Setup of wip/onyx:
## pt100_temp
module pt100_temp (
    input  wire        clk,
    input  wire        rst,
    input  wire        in_valid,
    output wire        in_ready,
    input  wire [11:0] yk,
    output wire        out_valid,
    output wire [27:0] temp,
    output wire [27:0] temp_filt,
    output wire        alarm
    );
parameter Q = 15;
parameter N = 28;
localparam HT = 2457600;  
localparam T_IDLE = 2'd0;
localparam T_CONV = 2'd1;
localparam T_FILT = 2'd2;
localparam T_OUT  = 2'd3;
reg [1:0] tstate;
reg alarm_r;
wire conv_done;
wire [N-1:0] yT;
assign in_ready  = (tstate == T_IDLE);
assign out_valid = (tstate == T_OUT);
assign temp      = yT;
assign alarm     = alarm_r;
wire accept = in_valid && in_ready;
bits2temp1 #(Q,N) conv (
    .clk(clk), .rst(rst), .start(accept), .yk(yk), .done(conv_done), .yT(yT));
lowpass_filter #(Q,N) filt (
    .clk(clk), .rst(rst), .start(conv_done), .yT(yT), .yT_filt(temp_filt));
always @(posedge clk) begin
    if (conv_done)
        alarm_r <= (yT > HT);
end
always @(posedge clk) begin
    if (rst)
        tstate <= T_IDLE;
    else begin
        case (tstate)
        T_IDLE: if (accept) tstate <= T_CONV;
        T_CONV: if (conv_done) tstate <= T_FILT;
        T_FILT: tstate <= T_OUT;
        T_OUT:  tstate <= T_IDLE;
        endcase
    end
end
endmodule
Settings: LEC_CHECK=0, CAP_MARGIN=20, CELL_PAD_IN_SITES_DETAIL_PLACEMENT=2, CELL_PAD_IN_SITES_GLOBAL_PLACEMENT=3, CORE_MARGIN=2, CORE_UTILIZATION=40, CTS_CLUSTER_SIZE=29, GPL_ROUTABILITY_DRIVEN=1, HOLD_SLACK_MARGIN=0.06, PLACE_DENSITY_LB_ADDON=0.14, SLEW_MARGIN=35, TNS_END_PERCENT=65; clock period 24.0 ns.
run.sh (not shown) runs the stock make flow with config.mk's settings and CLKGATE_MAP_FILE=.
[inputs] wip/zinc vs wip/onyx
Settings: CTS_CLUSTER_SIZE removed (was 29); CORE_UTILIZATION changed from 40 to 65; TNS_END_PERCENT changed from 65 to 5; HOLD_SLACK_MARGIN removed (was 0.06); CELL_PAD_IN_SITES_DETAIL_PLACEMENT removed (was 2); PLACE_DENSITY_LB_ADDON changed from 0.14 to 0.04; CELL_PAD_IN_SITES_GLOBAL_PLACEMENT removed (was 3); SETUP_SLACK_MARGIN newly set to 0.26; ABC_AREA newly set to 1; CTS_CLUSTER_DIAMETER newly set to 170; MIN_ROUTING_LAYER newly set to met1; MAX_ROUTING_LAYER newly set to met4; the clock period (ns, I/O delays scaled along) changed from 24.0 to 14.7.
==> results <==
- wip/zinc terminated abnormally: 5_1_grt reported GRT-0232.
- In the tables for wip/onyx and wip/zinc, simple-gate area share of the yosys netlist reads lower with wip/onyx.
- Comparing wip/onyx and wip/zinc, yosys stat chip area is lower on wip/onyx.
- Between wip/onyx and wip/zinc, post-CTS setup repair buffer count is lower for wip/onyx, wip/zinc comes in above that.
- wip/zinc vs wip/onyx on worst setup timing slack at the placement stage: wip/zinc is the lower one.
- Diff wip/onyx -> wip/zinc: area after synthesis rose by about 4.5%, number of distinct standard cells referenced by the synthesized netlist went down 39%.
- wip/zinc ended up with a higher pre-placement core utilization than wip/onyx did.
- Diff wip/onyx -> wip/zinc | H-tree depth | decrease of 1
- Sort wip/onyx and wip/zinc by placed wire-length estimate, ascending, and wip/onyx comes first.
- wip/onyx has lower number of instances resized during post-cts repair than wip/zinc.
- Of wip/zinc and wip/onyx, it is wip/zinc that has the lower height of the die.
Edits applied to the flow inputs when going from wip/zinc to wip/lagoon:
Settings: PLACE_DENSITY_LB_ADDON: 0.04 -> 0.18; CORE_UTILIZATION: 65 -> 59; MAX_ROUTING_LAYER: met4 -> unset.
Results
The layout from wip/lagoon, despite a flow that completed every stage, fails the layout checks, with the failing checks listed as setup timing.
Compared with wip/zinc, in wip/lagoon synthesized-area fraction occupied by and/or/nand/nor cells did not really move; die boundary height went up; post-synthesis cell area stayed essentially flat; fraction of registers with async set/reset flat; die area now sits higher.
Lower post-CTS setup-driven buffer insertion count was reported by wip/zinc, not wip/lagoon.
Going from wip/zinc to wip/lagoon, floorplan row count grows by 7.
[inputs] wip/juniper vs wip/lagoon
Settings: a change of PLACE_DENSITY_LB_ADDON from 0.18 to 0.02; an added MAX_ROUTING_LAYER of met4; a change of CORE_UTILIZATION from 59 to 65.
Results
- Compared to wip/lagoon, wip/juniper has total placed cells including tap cells 141 lower.
- From wip/lagoon to wip/juniper the numbers moved as follows: number of cells upsized or downsized after cts moved down, total of hold buffers inserted after clock tree synthesis level, count of mapped cells out of synthesis level, die width moved down.
- Comparing wip/lagoon against wip/juniper, there is no change at all in yosys-reported design area after synthesis.
- wip/juniper did not make it past 5_1_grt, where a tool error ended it.
- Compared with wip/lagoon, in wip/juniper count of flip-flops with a built-in enable after synthesis stayed essentially flat; distinct cell type count after synthesis stayed essentially flat; number of buffers added on ports stayed essentially flat.
Modified inputs, wip/yarrow compared to wip/juniper
Settings: clearing SETUP_SLACK_MARGIN, which used to be 0.26; swapping 65 for 40 in CORE_UTILIZATION; swapping 35 for 20 in SLEW_MARGIN; putting PLACE_DENSITY at 0.6 where nothing was set; clearing TNS_END_PERCENT, which used to be 5; clearing GPL_ROUTABILITY_DRIVEN, which used to be 1; clearing MIN_ROUTING_LAYER, which used to be met1; clearing PLACE_DENSITY_LB_ADDON, which used to be 0.02; clearing MAX_ROUTING_LAYER, which used to be met4; clearing ABC_AREA, which used to be 1; clearing CTS_CLUSTER_DIAMETER, which used to be 170; swapping 14.7 for 22.1 in the clock period (ns, I/O delays scaled along).
--- outcome ---
- Per the final summary, wip/yarrow finished and its layout is clean on timing, DRC and antenna.
- Taking wip/juniper as the reference, in wip/yarrow clock buffer count from CTS has increased, number of cells in the yosys synthesis report went down 2229, die boundary width saw an increase.
- wip/yarrow has placed wire-length estimate after detailed placement below what wip/juniper had.
- In wip/yarrow, proportion of synthesized chip area in sequential cells is higher than in wip/juniper.
- wip/yarrow vs. wip/juniper: area after synthesis -4.3%; die size +55%; number of cells upsized or downsized after cts -183; area figure in the yosys stat output -about 4.3%; placement row count +about 25%.
--- input diff wip/yarrow..wip/garnet ---
Settings: a change of CORE_UTILIZATION from 40 to 72; an added SETUP_SLACK_MARGIN of 2.03; an added ABC_AREA of 1; an added PLACE_DENSITY_LB_ADDON of 0.01; a deleted PLACE_DENSITY that had been 0.6; an added MAX_ROUTING_LAYER of met4; a change of the clock period (ns, I/O delays scaled along) from 22.1 to 18.6.
Findings:
Going from wip/yarrow to wip/garnet, the and-or/or-and share of the synthesized area was found to have gone down by 4.2 points.
When wip/garnet is measured against wip/yarrow, its chip footprint turns out 88000 µm² lower.
Looking at die width, wip/garnet sits about 24% below wip/yarrow.
wip/yarrow → wip/garnet: core box area -about 40%, mean instance size in the synthesized netlist now sits lower.
Of wip/yarrow and wip/garnet, only wip/garnet never reached the final stage.
Status(wip/garnet) = ERROR, stage = 5_1_grt
